==> v25: inputs <==
==> flow/design.v (excerpt) <==
module ALU_Top #(parameter Data_In_Width = 16)
(
    input   wire            [Data_In_Width-1 : 0]    A ,      
    input   wire            [Data_In_Width-1 : 0]    B ,      
    input   wire                          [3 : 0]    ALU_FUN,   
    input   wire                                     CLK,
    input   wire                                     RST,
    output  wire      [(2*Data_In_Width)-1 : 0]      Arith_OUT,   
    output  wire                                     Arith_Flag,
    output  wire            [Data_In_Width-1 : 0]    Logic_OUT, 
    output  wire                                     Logic_Flag,
    output  wire                          [1 : 0]    CMP_OUT,
    output  wire                                     CMP_Flag,
    output  wire            [Data_In_Width-1 : 0]    Shift_OUT, 
    output  wire                                     Shift_Flag
);
Settings: LEC_CHECK=0, CAP_MARGIN=20, CORE_MARGIN=2, CORE_UTILIZATION=61, CTS_CLUSTER_SIZE=52, MAX_ROUTING_LAYER=met4, SLEW_MARGIN=20, TNS_END_PERCENT=5; clock period 73.0 ns.
run.sh (not shown) runs the stock make flow with config.mk's settings and CLKGATE_MAP_FILE=.
==> v7: changes against v25 <==
==> flow/config.mk (replaced) <==
export PLATFORM = sky130hd
export DESIGN_NAME = ALU_Top
export DESIGN_NICKNAME = ALU_Top
export VERILOG_FILES = /design/flow/design.v
export SDC_FILE = /design/flow/constraint.sdc
export NUM_CORES = 4
export LEC_CHECK = 0
export CAP_MARGIN = 40
export CELL_PAD_IN_SITES_GLOBAL_PLACEMENT = 0
export CORE_MARGIN = 2
export CORE_UTILIZATION = 66
export SLEW_MARGIN = 20
export TNS_END_PERCENT = 5
==> flow/constraint.sdc (replaced) <==
create_clock -name core_clock -period 73.3 [get_ports {CLK}]
set_input_delay 14.6600 -clock core_clock [delete_from_list [all_inputs] [get_ports {CLK}]]
set_output_delay 14.6600 -clock core_clock [all_outputs]
set_load 0.01 [all_outputs]
==> flow_summary.yaml <==
# implementation run metrics
run_status:
  status: "aborted with a tool error"
  stop_stage: "4_1_cts"
  error: "[ERROR DPL-0033] detailed placement checks failed during check placement."
die:
  core.rowCount: 94
  dieArea_mm2: 0.06916
  die_h_um: 263.0
placement:
  placed_cells: 8814
  dpl.hpwl_mm: 183.4
The numbers above come from v7.

==> flow_summary.yaml <==
# implementation run metrics
clock_tree:
  numCtsBuffers: 9
yosys:
  top_logic_kind: "adder cells"
run_status:
  stop_stage: "5_1_grt"
  status: "aborted with a tool error"
placement:
  dpl.hpwl_mm: 160.9
die:
  core.rowCount: 98
  die_h_um: 273.4
The numbers above come from v25.


==> run a: inputs <==
==> flow/design.v <==
module Decoder_2_to_4_Unit
(
    input   wire    [3 : 0] alu_fun,     
    output  reg     arith_En,
    output  reg     logic_En,
    output  reg     cmp_En,
    output  reg     shift_En
);
wire    [1:0]   alu_fun_MSBs = alu_fun[3:2];
always @ (*)
    begin
        case (alu_fun_MSBs)
        2'b00 : begin
                    arith_En = 1'b1;    
                    logic_En = 1'b0;
                    cmp_En = 1'b0;
                    shift_En = 1'b0;
                end 
        2'b01 : begin
                    arith_En = 1'b0;   
                    logic_En = 1'b1;    
                    cmp_En = 1'b0;
                    shift_En = 1'b0;
                end 
        2'b10 : begin
                    arith_En = 1'b0;   
                    logic_En = 1'b0;
                    cmp_En = 1'b1;      
                    shift_En = 1'b0;
                end 
        2'b11 : begin
                    arith_En = 1'b0;   
                    logic_En = 1'b0;
                    cmp_En = 1'b0;
                    shift_En = 1'b1;    
                end 
        endcase
    end
endmodule
module Arithmetic_Unit #(parameter Data_In_Width = 16)
(
    input   wire    signed  [Data_In_Width-1 : 0]    A_in ,      
    input   wire    signed  [Data_In_Width-1 : 0]    B_in ,      
    input   wire                          [3 : 0]    alu_fun,    
    input   wire                                     CLK_in,
    input   wire                                     RST_in,
    input   wire                                     arith_En,
    output  reg         [(2*Data_In_Width)-1 : 0]    arith_out,  
    output  reg                                      arith_flag,
    output  reg                                      over_flow
);
wire    [1:0]   alu_fun_LSBs = alu_fun[1:0];      
reg     [(2*Data_In_Width)-1 : 0]   arith_out_comb;
reg     arith_flag_comb;
reg     over_flow_comb;
always @ (posedge CLK_in or negedge RST_in)   
    begin
        if (!RST_in)
            begin
               arith_out  <= 'sb0; 
               arith_flag <= 1'b0;
               over_flow  <= 1'b0;
            end
        else
            begin
                arith_out  <= arith_out_comb;
                arith_flag <= arith_flag_comb;
                over_flow  <= over_flow_comb;
            end
    end
always @ (*)
    begin
        if (arith_En)
            begin
                arith_flag_comb = 1'b1;
                case (alu_fun_LSBs)
                    2'b00 : {over_flow_comb , arith_out_comb} = A_in + B_in ;
                    2'b10 : {over_flow_comb , arith_out_comb} = A_in * B_in ;
                    2'b01 : {over_flow_comb , arith_out_comb} = A_in - B_in ;
                    2'b11 : begin over_flow_comb = 1'b0; arith_out_comb = (B_in != 'sb0) ? A_in / B_in : 'sb0 ; end   
                endcase
            end
        else
            begin
                arith_flag_comb = 1'b0;
                arith_out_comb = 'sb0;
                over_flow_comb = 1'b0;
            end
    end
endmodule
module Logic_Unit #(parameter Data_In_Width = 16) 
(
    input   wire    [Data_In_Width-1 : 0]    A_in ,    
    input   wire    [Data_In_Width-1 : 0]    B_in ,    
    input   wire                  [3 : 0]    alu_fun,  
    input   wire                             CLK_in,
    input   wire                             RST_in,
    input   wire                             logic_En,
    output  reg    [Data_In_Width-1 : 0]     logic_out, 
    output  reg                              logic_flag
);
wire    [1:0]   alu_fun_LSBs = alu_fun[1:0];      
reg     [Data_In_Width-1 : 0]   logic_out_comb;
reg     logic_flag_comb;
always @ (posedge CLK_in or negedge RST_in)       
    begin
        if (!RST_in)
            begin
                logic_out  <= 'b0;
                logic_flag <= 1'b0;
            end
        else
            begin
                logic_out  <= logic_out_comb;
                logic_flag <= logic_flag_comb;
            end
    end
always @ (*)
    begin
        if (logic_En)
            begin
                logic_flag_comb = 1'b1;
                case (alu_fun_LSBs)
                2'b00 : logic_out_comb = A_in & B_in;    
                2'b01 : logic_out_comb = A_in | B_in;    
                2'b10 : logic_out_comb = ~(A_in & B_in);     
                2'b11 : logic_out_comb = ~(A_in | B_in);     
                endcase
            end
        else
            begin
                logic_flag_comb = 1'b0;
                logic_out_comb = 'b0;
            end
    end
endmodule
module CMP_Unit #(parameter Data_In_Width = 16)
(
    input   wire    signed  [Data_In_Width-1 : 0]    A_in ,      
    input   wire    signed  [Data_In_Width-1 : 0]    B_in ,      
    input   wire                          [3 : 0]    alu_fun,    
    input   wire                                     CLK_in,
    input   wire                                     RST_in,
    input   wire                                     cmp_En,
    output  reg             [1 : 0]                  cmp_out,
    output  reg                                      cmp_flag
);
wire    [1 : 0]   alu_fun_LSBs = alu_fun[1:0];      
reg     [1 : 0]   cmp_out_comb;
reg     cmp_flag_comb;
always @ (posedge CLK_in or negedge RST_in)
    begin
        if (!RST_in)
            begin
                cmp_out  <= 'sb0;
                cmp_flag <= 1'b0;
            end
        else
            begin
                cmp_out  <= cmp_out_comb;
                cmp_flag <= cmp_flag_comb;
            end
    end
always @ (*)
    begin
        if (cmp_En)
            begin
                case (alu_fun_LSBs)
                2'b00 : begin
                            cmp_flag_comb = 1'b0;
                            cmp_out_comb = 'sb0;
                        end
                2'b01 : begin
                            cmp_flag_comb = 1'b1;
                            cmp_out_comb = (A_in == B_in) ? 'sd1 : 'sd0;
                        end
                2'b10 : begin
                            cmp_flag_comb = 1'b1;
                            cmp_out_comb = (A_in > B_in) ?  'sd2 : 'sd0;
                        end
                2'b11 : begin   
                            cmp_flag_comb = 1'b1;
                            cmp_out_comb = (A_in < B_in) ?  'sd3 : 'sd0;
                        end
                endcase
            end
        else
            begin
                cmp_flag_comb = 1'b0;
                cmp_out_comb = 'sb0;
            end
    end
endmodule
module Shift_unit #(parameter Data_In_Width = 16)
(
    input   wire    signed  [Data_In_Width-1 : 0]    A_in ,      
    input   wire    signed  [Data_In_Width-1 : 0]    B_in ,      
    input   wire                          [3 : 0]    alu_fun,    
    input   wire                                     CLK_in,
    input   wire                                     RST_in,
    input   wire                                     shift_En,
    output  reg     signed  [Data_In_Width-1 : 0]    shift_out, 
    output  reg                                      shift_flag
);
wire    [1:0]   alu_fun_LSBs = alu_fun[1:0];      
reg     [Data_In_Width-1 : 0]   shift_out_comb;
reg     shift_flag_comb;
always @ (posedge CLK_in or negedge RST_in)
    begin
        if (!RST_in)
            begin
                shift_out  <= 'sb0;
                shift_flag <= 1'b0;
            end
        else
            begin
                shift_out  <= shift_out_comb;
                shift_flag <= shift_flag_comb;
            end
    end
always @ (*)
    begin
        if (shift_En)
            begin
                shift_flag_comb = 1'b1;
                case (alu_fun_LSBs)
                2'b00 : shift_out_comb = (A_in >> 1'b1);    
                2'b01 : shift_out_comb = (A_in << 1'b1);    
                2'b10 : shift_out_comb = (B_in >> 1'b1);    
                2'b11 : shift_out_comb = (B_in << 1'b1);    
                endcase
            end
        else
            begin
                shift_flag_comb = 1'b0;
                shift_out_comb = 'sb0;
            end
    end
endmodule
module ALU_Top #(parameter Data_In_Width = 16)
(
    input   wire            [Data_In_Width-1 : 0]    A ,      
    input   wire            [Data_In_Width-1 : 0]    B ,      
    input   wire                          [3 : 0]    ALU_FUN,   
    input   wire                                     CLK,
    input   wire                                     RST,
    output  wire      [(2*Data_In_Width)-1 : 0]      Arith_OUT,   
    output  wire                                     Arith_Flag,
    output  wire            [Data_In_Width-1 : 0]    Logic_OUT, 
    output  wire                                     Logic_Flag,
    output  wire                          [1 : 0]    CMP_OUT,
    output  wire                                     CMP_Flag,
    output  wire            [Data_In_Width-1 : 0]    Shift_OUT, 
    output  wire                                     Shift_Flag
);
wire    Arith_Enable;
wire    Logic_Enable;
wire    CMP_Enable;
wire    Shift_Enable;
wire    Over_Flow;
Decoder_2_to_4_Unit ins_Decoder_2_to_4_Unit (
    .alu_fun (ALU_FUN),
    .arith_En (Arith_Enable),
    .logic_En (Logic_Enable),
    .cmp_En (CMP_Enable),
    .shift_En (Shift_Enable)
);
Arithmetic_Unit ins_Arithmetic_Unit (
    .A_in (A),
    .B_in (B),
    .alu_fun (ALU_FUN),
    .CLK_in (CLK),
    .RST_in (RST),
    .arith_En (Arith_Enable),
    .arith_out (Arith_OUT),
    .arith_flag (Arith_Flag),
    .over_flow (Over_Flow)
);
Logic_Unit ins_Logic_unit (
    .A_in (A),
    .B_in (B),
    .alu_fun (ALU_FUN),
    .CLK_in (CLK),
    .RST_in (RST),
    .logic_En (Logic_Enable),
    .logic_out (Logic_OUT),
    .logic_flag (Logic_Flag)
);
CMP_Unit ins_CMP_Unit (
    .A_in (A),
    .B_in (B),
    .alu_fun  (ALU_FUN),
    .CLK_in (CLK),
    .RST_in (RST),
    .cmp_En (CMP_Enable),
    .cmp_out (CMP_OUT),
    .cmp_flag (CMP_Flag)
);
Shift_unit ins_Shift_Unit (
    .A_in (A),
    .B_in (B),
    .alu_fun  (ALU_FUN),
    .CLK_in (CLK),
    .RST_in (RST),
    .shift_En (Shift_Enable),
    .shift_out (Shift_OUT),
    .shift_flag (Shift_Flag)
);
endmodule
==> flow/run.sh <==
#!/bin/bash
# the make line also repeats each setting of config.mk as NAME=value (left out here)
make -C /OpenROAD-flow-scripts/flow DESIGN_CONFIG=/design/flow/config.mk WORK_HOME=/design/flow/orfs CLKGATE_MAP_FILE= finish
==> flow/config.mk <==
export PLATFORM = sky130hd
export DESIGN_NAME = ALU_Top
export DESIGN_NICKNAME = ALU_Top
export VERILOG_FILES = /design/flow/design.v
export SDC_FILE = /design/flow/constraint.sdc
export NUM_CORES = 4
export LEC_CHECK = 0
export ABC_AREA = 1
export CAP_MARGIN = 0
export CORE_MARGIN = 2
export CORE_UTILIZATION = 72
export CTS_CLUSTER_SIZE = 11
export PLACE_DENSITY = 0.43
export SLEW_MARGIN = 20
export TNS_END_PERCENT = 10
==> flow/constraint.sdc <==
create_clock -name core_clock -period 61.1 [get_ports {CLK}]
set_input_delay 12.2200 -clock core_clock [delete_from_list [all_inputs] [get_ports {CLK}]]
set_output_delay 12.2200 -clock core_clock [all_outputs]
set_load 0.01 [all_outputs]
==> inputs of run b, as changes to run a <==
- ABC_AREA: 1 -> unset
- CAP_MARGIN: 0 -> 40
- CELL_PAD_IN_SITES_GLOBAL_PLACEMENT: unset -> 0
- CORE_UTILIZATION: 72 -> 58
- CTS_CLUSTER_SIZE: 11 -> unset
- PLACE_DENSITY: 0.43 -> unset
- TNS_END_PERCENT: 10 -> 5
==> flow/constraint.sdc (replaced) <==
create_clock -name core_clock -period 73.3 [get_ports {CLK}]
set_input_delay 14.6600 -clock core_clock [delete_from_list [all_inputs] [get_ports {CLK}]]
set_output_delay 14.6600 -clock core_clock [all_outputs]
set_load 0.01 [all_outputs]
==> reports/qor.yml <==
error: "[ERROR DPL-0038] Utilization greater than 100%, impossible to legalize"
placementRows: 89
synth.cellmix.adderShare: 0.3179
syn_area_per_cell_um2: 6.577
yosysSeqAreaShare: 0.04104
haltStage: "4_1_cts"
status: "aborted with a tool error"
xor_share: 0.08517
[end of results for run a]
==> reports/qor.yml <==
status: "aborted with a tool error"
haltStage: "5_1_grt"
error: "[ERROR GRT-0232] Routing congestion too high. Check the congestion heatmap in the GUI."
synth.cellmix.adderShare: 0.3065
placementRows: 101
yosysSeqAreaShare: 0.03957
top_cell: "ha_1"
xor_share: 0.08785
fp_util: 0.5848
port_buffers: 107
simple_gate_area_frac: 0.2072
syn_area_per_cell_um2: 7.465
[end of results for run b]
